==> flow/design.v <==
`timescale 1ns / 1ps
module logical(
input [15:0] a,b,
input [3*8:0] sel,
output reg [15:0] x
    );
 always@(*)
begin
    case(sel)
    "~": 
            x=~a;
    "|": 
            x=a|b;
    "&": 
            x=a&b;
    "~&": 
            x=~(a&b);
    "~|": 
            x=~(a|b);
    "^": 
            x=a^b;
    "~^": 
            x=~(a^b);
    "<<": 
            x=a<<1;
    ">>": 
            x=a>>1;
    "asl": 
            x={a[14:0],1'b0};
    "asr": 
            x={a[15],a[15:1]};
    "rol": 
            x={a[14:0],a[15]};
    "ror": 
            x={a[0],a[15:1]};  
    "cmp": 
            if(a>b)
                x=1;
             else if(a<b)
                x=16'hffff;
             else
                x=0;  
     default:
            x=0;
     endcase
end
endmodule
`timescale 1ns / 1ps
module arithmetic(
input [15:0] A,
input [15:0] B,
input [8:0] sel,
output reg [15:0] Sum,
output reg Cout
    );
wire [15:0] B_comp;
twos_comp TC(B,B_comp);
reg [15:0] b;
wire [15:0] S1;
wire c1;
adder A1( A, b, S1, c1);
always @(*)
case(sel)
"+" : begin
        b = B;
        Sum = S1;
        Cout = c1;
      end
"-" : begin
        b = B_comp;
        Sum = S1;
        Cout = 0;
      end       
default : begin
        b = B;
        Sum = 0;
        Cout = 0;
        end       
endcase 
endmodule
module adder(
input [15:0] A,
input [15:0] B,
output [15:0] Sum,
output Cout
    );
wire [2:0] cout_cla;
wire Cin;
assign Cin = 0;
carry_look_ahead CLA1(A[3:0],B[3:0], Cin, cout_cla[0]);
carry_look_ahead CLA2(A[7:4],B[7:4], cout_cla[0], cout_cla[1]);
carry_look_ahead CLA3(A[11:8],B[11:8], cout_cla[1], cout_cla[2] );  
carry_look_ahead CLA4(A[15:12],B[15:12], cout_cla[2], Cout );
ripple_carry_adder RCA1(A[3:0], B[3:0], Cin, Sum[3:0]);
ripple_carry_adder RCA2(A[7:4], B[7:4],cout_cla[0], Sum[7:4]);
ripple_carry_adder RCA3(A[11:8], B[11:8], cout_cla[1], Sum[11:8]);
ripple_carry_adder RCA4(A[15:12], B[15:12], cout_cla[2], Sum[15:12]);  
endmodule
module full_adder(
input a, b, cin,
output sum, cout
);
    assign sum = a ^ b ^ cin;
    assign cout = (a & b) | (b & cin) | (cin & a);
endmodule
module ripple_carry_adder(
    input [3:0] a, b,
    input cin,
    output [3:0] sum
);
    wire [3:0] c;
    full_adder FA1(a[0], b[0], cin, sum[0], c[0]);
    full_adder FA2(a[1], b[1], c[0], sum[1], c[1]);
    full_adder FA3(a[2], b[2], c[1], sum[2], c[2]);
    full_adder FA4(a[3], b[3], c[2], sum[3], c[3]);
endmodule
module carry_look_ahead(
input [3:0]a,b,
input Cin,
output Cout1);
wire [3:0]p,g;
assign p = a^b;
assign g = a&b;
assign Cout1 =  g[3] | (p[3] & g[2]) | (p[3] & p[2] & g[1]) | (p[3] & p[2] & p[1] & g[0]) | (p[3] & p[2] & p[1] & p[0] & Cin);
endmodule
module twos_comp(
input [15:0]B,
output [15:0]B_comp
);
assign B_comp = ~B + 1'b1;
endmodule
`timescale 1ns / 1ps
module multiplier( input clk, input[15:0]A1, B1, output reg [31:0] C);
integer i;
reg [31:0]A2;
reg [15:0]B2;
always@(posedge clk )
begin
		C=0;
		A2[15:0]=A1;
		A2[31:16]=0;
		B2=B1;
        for (i=0;i<16;i=i+1)
        begin
			if(B1[i]==1'b0)
			begin
				C=C+0;
			end
			else
			begin
				C=C+(A1<<i);
			end
		end
end
endmodule
`timescale 1ns / 1ps
module ALU(
input clk,
input [15:0]a,b,
input [3*8:0] op,
output  reg [31:0]out
    );
wire [15:0]z1,z2;
wire [31:0]z3;
reg [15:0] a1, a2, a3, b1, b2, b3;
reg [1:0] sel;
wire Cout;
always @(*)
if(  op == "" || op == "~" || op == "|" || op == "&" || op == "~&" || op == "~|" ||
     op == "^" || op == "~^" || op == ">>" || op == "<<" || op == "asr" || 
     op == "asl" || op == "ror" || op == "rol" || op == "cmp" )
 sel = 2'b00;
else if(op == "+" || op == "-")
    sel = 2'b01;
else if( op == "*" )
    sel = 2'b10;
else
    sel = 2'b00;
logical L(a1, b1, op, z1);
arithmetic AA1( a2,b2,op,z2,Cout);
multiplier M( clk,a3, b3, z3);
always @(*)
case(sel)
2'b00 : begin
        a1 = a;
        a2 = 0;
        a3 = 0;
        b1 = b;
        b2 = 0;
        b3 = 0;
        out[15:0] = z1;
        out[31:16] = 0;
        end
2'b01  : begin
        a1 = 0;
        a2 = a;
        a3 = 0;
        b1 = 0;
        b2 = b;
        b3 = 0;
        out[15:0] = z2;
        out[16] = Cout;
        out[31:17] = 0;
        end     
default :  begin
        a1 = 0;
        a2 = 0;
        a3 = a;
        b1 = 0;
        b2 = 0;
        b3 = b;
       out = z3;
        end            
endcase
endmodule
Settings: LEC_CHECK=0, CAP_MARGIN=20, CORE_MARGIN=2, CORE_UTILIZATION=72, CTS_CLUSTER_DIAMETER=364, CTS_CLUSTER_SIZE=32, HOLD_SLACK_MARGIN=0.29, PLACE_DENSITY_LB_ADDON=0.12, SLEW_MARGIN=35; clock period 10.6 ns.
run.sh (not shown) runs the stock make flow with config.mk's settings and CLKGATE_MAP_FILE=.
The starting point ended with an error in 3_5_place_dp (DPL-0038).
Change:
Settings changed: CORE_UTILIZATION 72 to 27, CTS_CLUSTER_DIAMETER 364 to not set, CTS_CLUSTER_SIZE 32 to not set, HOLD_SLACK_MARGIN 0.29 to not set, PLACE_DENSITY_LB_ADDON 0.12 to not set, SLEW_MARGIN 35 to 20.
Clock period 10.6 ns to 32.6 ns, I/O delays scaled along.
After rerunning: With this change the flow finished clean. Synthesized area is unchanged. Die area rose to 2.6 times its value. Synthesized cell count does not change.

* * *

RTL: the design.v shown in full above, as it stands there.
export LEC_CHECK = 0
export CAP_MARGIN = 20
export CORE_ASPECT_RATIO = 0.52
export CORE_MARGIN = 3
export CORE_UTILIZATION = 40
export CTS_CLUSTER_DIAMETER = 345
export GPL_TIMING_DRIVEN = 0
export HOLD_SLACK_MARGIN = 0.01
export MAX_ROUTING_LAYER = met5
export MIN_ROUTING_LAYER = met2
export PLACE_DENSITY_LB_ADDON = 0.3
export SLEW_MARGIN = 20
export TNS_END_PERCENT = 15
create_clock -name core_clock -period 26.6 [get_ports {clk}]
The starting point did not get past global routing (5_1_grt).
Rerun with:
ABC_AREA = 1   (was default)
CORE_ASPECT_RATIO = default   (was 0.52)
CORE_MARGIN = 2   (was 3)
CORE_UTILIZATION = 66   (was 40)
CTS_CLUSTER_DIAMETER = default   (was 345)
GPL_TIMING_DRIVEN = default   (was 0)
HOLD_SLACK_MARGIN = default   (was 0.01)
MAX_ROUTING_LAYER = default   (was met5)
MIN_ROUTING_LAYER = default   (was met2)
PLACE_DENSITY_LB_ADDON = default   (was 0.3)
TNS_END_PERCENT = default   (was 15)
clock period = 35.4 ns   (was 26.6 ns; I/O delays follow)
This time the run passed the timing, DRC and antenna checks.
Area after synthesis goes up by 0.81%.
Synthesized cell count goes up by 19%.
Die area goes down by about 40%.
Rerun with:
CORE_UTILIZATION = 60   (was 66)
CTS_CLUSTER_DIAMETER = 94   (was default)
clock period = 18.8 ns   (was 35.4 ns; I/O delays follow)
=>
- With this change the flow did not get past global routing (5_1_grt)
- synthesized cell count stays the same
- die size is higher by roughly a tenth
- synthesized area is unchanged

* * *

// ALU: RTL as listed in full above, without the edits since
clock: 35.4 ns
lec_check: 0
cap_margin: 20
core_margin: 2
core_utilization: 13
slew_margin: 20
The starting point produced a clean layout.
Next try:
--- a/flow/config.mk
+++ b/flow/config.mk
@@ -9,3 +9,4 @@
 export CORE_MARGIN = 2
-export CORE_UTILIZATION = 13
+export CORE_UTILIZATION = 58
 export SLEW_MARGIN = 20
+export TNS_END_PERCENT = 35
==> flow/constraint.sdc (replaced) <==
create_clock -name core_clock -period 22.8 [get_ports {clk}]
set_input_delay 4.5600 -clock core_clock [delete_from_list [all_inputs] [get_ports {clk}]]
set_output_delay 4.5600 -clock core_clock [all_outputs]
set_load 0.01 [all_outputs]
After rerunning:
- With this change the flow stopped in global routing (5_1_grt)
- area after synthesis does not change
- synthesized cell count does not change
- die size came out lower by 77%

* * *

RTL: the design.v shown in full above, as it stands there.
Settings: LEC_CHECK=0, ABC_AREA=1, CAP_MARGIN=20, CORE_MARGIN=2, CORE_UTILIZATION=72, CTS_CLUSTER_DIAMETER=94, CTS_CLUSTER_SIZE=100, PLACE_DENSITY=0.42, SLEW_MARGIN=20, TNS_END_PERCENT=5; clock period 18.8 ns.
The first run failed in detailed placement (3_5_place_dp) on DPL-0033.
Then changed:
Settings changed: ABC_AREA 1 to unset, CORE_UTILIZATION 72 to 40, CTS_CLUSTER_DIAMETER 94 to unset, CTS_CLUSTER_SIZE 100 to unset, PLACE_DENSITY 0.42 to unset, TNS_END_PERCENT 5 to unset.
Clock period 18.8 ns to 34.0 ns, I/O delays scaled along.
What happened: This time the run passed the timing, DRC and antenna checks. Synthesized area came out lower by 0.81%. Synthesized cell count came out lower by 16%. Die area climbs by 76%.
Then changed:
Settings changed: CORE_UTILIZATION 40 to 61, SETUP_SLACK_MARGIN set to 5.0.
Clock period 34.0 ns to 28.0 ns, I/O delays scaled along.
Design area increases by 21%.
Synthesized cell count stays the same.
Count of clock-buffer cells in the layout is unchanged.
Global-route usage increases by 15 points.
Total power increases by 19%.
Routed wire length increases by about 10%.
Then changed:
Settings changed: CORE_UTILIZATION 61 to 40, SETUP_SLACK_MARGIN 5.0 to unset.
Outcome:
- The new run finished clean
- worst setup slack is worse by 1.0 ns
- power climbs slightly
- non-clock buffer count drops by 193
- design area drops by about a fifth

* * *

// ALU: RTL as listed in full above, without the edits since
clock: 28.0 ns
lec_check: 0
abc_area: 1
cap_margin: 20
core_margin: 2
core_utilization: 70
cts_cluster_diameter: 190
cts_cluster_size: 93
place_density: 0.95
slew_margin: 20
tns_end_percent: 15
==> next run, changes <==
Settings changed: CORE_UTILIZATION 70 to 41, CTS_CLUSTER_SIZE 93 to 18, PLACE_DENSITY 0.95 to not set, TNS_END_PERCENT 15 to not set.
Outcome: Design area rises slightly. Via count goes down by a few percent. Worst hold slack improved by 0.020 ns. Routed wire length climbs by a few percent.
==> next run, changes <==
Settings changed: ABC_AREA 1 to not set, CORE_UTILIZATION 41 to 70, CTS_CLUSTER_SIZE 18 to 93.
Effect: Sequential share of layout area stays flat; via count grows by 4.3%; routed wire length grows by 7.4%; utilization grows by 33 points; count of clock-buffer cells in the layout shrinks by 1; non-clock buffer count grows by 39; synthesized area shrinks by 0.81%; power shrinks by 4.8%; worst setup slack gets worse by 1.5 ns; worst hold slack gets better by 0.020 ns.
==> next run, changes <==
Settings changed: CORE_MARGIN 2 to 8, CORE_UTILIZATION 70 to 40, CTS_CLUSTER_DIAMETER 190 to 218, CTS_CLUSTER_SIZE 93 to 95, TNS_END_PERCENT set to 15.
Effect: Total power increases by 7.5%. Cell count goes up by 8.8%. Clock power climbs by 18%.

* * *

## xenon
Starts from the design.v that is shown in full above.
clock: 17.3 ns
lec_check: 0
abc_area: 1
cap_margin: 0
core_aspect_ratio: 0.58
core_margin: 2
core_utilization: 47
gpl_routability_driven: 1
place_density_lb_addon: 0.26
slew_margin: 20
Layout checks on xenon: not met. Flow itself completed; violations: negative setup slack.
> inputs changed (xenon -> fjord)
-- flow/config.mk --
<<< xenon, line 10
export CORE_ASPECT_RATIO = 0.58
export CORE_MARGIN = 2
export CORE_UTILIZATION = 47
export GPL_ROUTABILITY_DRIVEN = 1
export PLACE_DENSITY_LB_ADDON = 0.26
export SLEW_MARGIN = 20
>>> fjord, line 10
export CORE_ASPECT_RATIO = 0.58
export CORE_MARGIN = 7
export CORE_UTILIZATION = 17
export CTS_CLUSTER_DIAMETER = 43
export CTS_CLUSTER_SIZE = 22
export GPL_ROUTABILITY_DRIVEN = 1
export PLACE_DENSITY_LB_ADDON = 0.22
export SETUP_SLACK_MARGIN = 5.0
export SLEW_MARGIN = 20
Results
- Cmp fjord and xenon / sum of met2 wire segment lengths after detailed routing / higher: xenon
- Between fjord and xenon, multi-input logic portion of the cell area is lower for fjord, xenon comes in above that.
- None of the runs fjord and xenon ends with a clean layout.
- fjord completed end to end; final checks failed (negative setup slack).
- Against xenon, fjord comes in about 70% higher on buffer count from post-CTS setup fixing.
Input changes introduced in cedar (baseline for comparison: fjord):
==> flow/config.mk <==
export PLATFORM = sky130hd
export DESIGN_NAME = ALU
export DESIGN_NICKNAME = ALU
export VERILOG_FILES = /design/flow/design.v
export SDC_FILE = /design/flow/constraint.sdc
export NUM_CORES = 4
export LEC_CHECK = 0
export ABC_AREA = 1
export CAP_MARGIN = 0
export CORE_ASPECT_RATIO = 0.58
export CORE_MARGIN = 2
export CORE_UTILIZATION = 28
export CTS_CLUSTER_DIAMETER = 369
export CTS_CLUSTER_SIZE = 98
export GPL_ROUTABILITY_DRIVEN = 1
export PLACE_DENSITY = 0.85
export SLEW_MARGIN = 20
export TNS_END_PERCENT = 30
==> flow/constraint.sdc <==
create_clock -name core_clock -period 33.2 [get_ports {clk}]
set_input_delay 6.6400 -clock core_clock [delete_from_list [all_inputs] [get_ports {clk}]]
set_output_delay 6.6400 -clock core_clock [all_outputs]
set_load 0.01 [all_outputs]
Findings:
- Summary across fjord and cedar: the single failing run is fjord.
- Maximum vdd drop: cedar better than fjord
- When the final numbers for fjord and cedar were put side by side, the final-layout fill cell count turned out to be greater in fjord.
- Summary of cedar over fjord: clock network fraction of total power went up 3.5 points; data required time of the critical path increased 15.89 ns; post-cts gate resize count has decreased.
- What fjord reported for area of the die has to be multiplied by 0.58 to get the figure for cedar.
- fjord ended up with sky130_fd_sc_hd__fa_2 as its highest-delay cell along the critical path; cedar ended up with sky130_fd_sc_hd__nor2_4.

* * *

run A:
// ALU: RTL as listed in full above, without the edits since
Settings: LEC_CHECK=0, ABC_AREA=0, CAP_MARGIN=0, CELL_PAD_IN_SITES_GLOBAL_PLACEMENT=2, CORE_ASPECT_RATIO=0.58, CORE_MARGIN=7, CORE_UTILIZATION=17, CTS_CLUSTER_DIAMETER=362, CTS_CLUSTER_SIZE=22, GPL_ROUTABILITY_DRIVEN=1, GPL_TIMING_DRIVEN=0, MAX_ROUTING_LAYER=met4, PLACE_DENSITY_LB_ADDON=0.22, SLEW_MARGIN=20; clock period 17.3 ns.
In run A the implementation completed, yet the final layout does not meet the checks, the culprit being negative setup slack.
diff inputs: run A => run B
- clearing CTS_CLUSTER_SIZE, which used to be 22
- swapping 0 for 1 in ABC_AREA
- clearing MAX_ROUTING_LAYER, which used to be met4
- swapping 7 for 2 in CORE_MARGIN
- clearing CELL_PAD_IN_SITES_GLOBAL_PLACEMENT, which used to be 2
- clearing CTS_CLUSTER_DIAMETER, which used to be 362
- clearing GPL_TIMING_DRIVEN, which used to be 0
- clearing PLACE_DENSITY_LB_ADDON, which used to be 0.22
- swapping 17 for 56 in CORE_UTILIZATION
- swapping 17.3 for 20.3 in the clock period (ns, I/O delays scaled along)
## What came out
- Of run A and run B, not a single run came through the flow clean.
- Tally of buffers added on design ports delta for run B relative to run A: 9.9% higher
- Diff run A -> run B: multiplexer share of the synthesized area moved down, final HPWL from detailed placement moved down.
- Run A → run B: die boundary height down 120 µm, number of buffers added for setup after CTS up about 15%.
#### Input delta (run C over run B)
- CTS_CLUSTER_DIAMETER now 356, previously not set
- CORE_UTILIZATION now 67, was 56
- SETUP_SLACK_MARGIN now 5.0, previously not set
- the clock period (ns, I/O delays scaled along) now 18.4, was 20.3
### Flow results
Stage in which a tool error killed run C: clock tree synthesis. From run B to run C, fraction of synthesized area in multiplexers did not move at all. Comparing run C against run B, there is no change at all in total I/O pin count. In the tables for run B and run C, horizontal extent of the die reads lower with run C. In terms of share of synthesized cell area in full adder, half adder and majority cells, run C and run B differ only marginally. Per the comparison of run C with run B, initial core utilization higher, area of the die dropped about 16%. Comparing run B against run C, there is no change at all in async set or reset register ratio after synthesis. Per the comparison of run C with run B, weighted congestion reported at the end of routability-driven placement increased by about 2.8% relative to the old numbers; worst setup timing slack at the placement stage lower; standard cell core area shrank by 0.0051 mm²; cell total after placement -1.7%.
Changes in run D relative to run C:
- changing CTS_CLUSTER_DIAMETER from 356 to 369
- changing CORE_UTILIZATION from 67 to 38
- setting PLACE_DENSITY_LB_ADDON to 0.26 for the first time
- setting TNS_END_PERCENT to 30 for the first time
- setting CTS_CLUSTER_SIZE to 98 for the first time
- changing the clock period (ns, I/O delays scaled along) from 18.4 to 33.2
--- outcome ---
Die height (run D vs. run C) increases by more than a quarter. Run D was carried through to the last stage, and its layout satisfied the timing, DRC and antenna checks. Changes observed in run D relative to run C: number of rows in the core area rose by 33%, cell count after placement fell by 418, number of synthesized flops with an enable pin stayed essentially flat. Taking run C as the reference, in run D post-synthesis cell count comparable; placed cell area now smaller; final estimated routing congestion in global placement now smaller; setup slack after placement now larger. ~same synthesized area in run C and run D. Die size: run D vs run C up 74%.
The inputs of run E differ from those of run D as listed below.
- a change of CTS_CLUSTER_DIAMETER from 369 to 226
- a deleted SETUP_SLACK_MARGIN that had been 5.0
- a change of CORE_UTILIZATION from 38 to 69
Results
Compared with run D, run E degrades final critical delay including setup and external delays.
Against run D as the reference, run E delivers a higher tightest hold margin.
Between run E and run D, the clock power figures differ only marginally.
Run E vs run D — via count climbed by a little under 10%
Input changes introduced in run F (baseline for comparison: run E):
- a deleted PLACE_DENSITY_LB_ADDON that had been 0.26
- a deleted TNS_END_PERCENT that had been 30
- a change of CORE_UTILIZATION from 69 to 58
- an added SETUP_SLACK_MARGIN of 5.0
- a deleted CTS_CLUSTER_SIZE that had been 98
- a deleted CTS_CLUSTER_DIAMETER that had been 226
- a change of the clock period (ns, I/O delays scaled along) from 33.2 to 21.3
--- outcome ---
- Comparing run F and run E, the higher pre-CTS worst setup slack was measured on run E.
- Going from run E to run F, area of the placeable core increased by about 19% relative to the old numbers; post-CTS resize count increased by 463 relative to the old numbers; standard cell area after detailed placement increased by about 28% relative to the old numbers.
- Per the comparison of run F with run E, yosys-reported design area after synthesis roughly the same, post-synthesis cell type count roughly the same, chip area higher, post-synthesis instance area roughly the same.
- The placed cell count reported for run F is greater than that of run E by about 18%.
- Among run E and run F, the run that stopped before the end is run F, and it is the only one.
- Summary — initial core utilization, run F relative to run E: lower, by 11 points.
Power figures rest on the tool's default switching activity, not on a simulated workload.
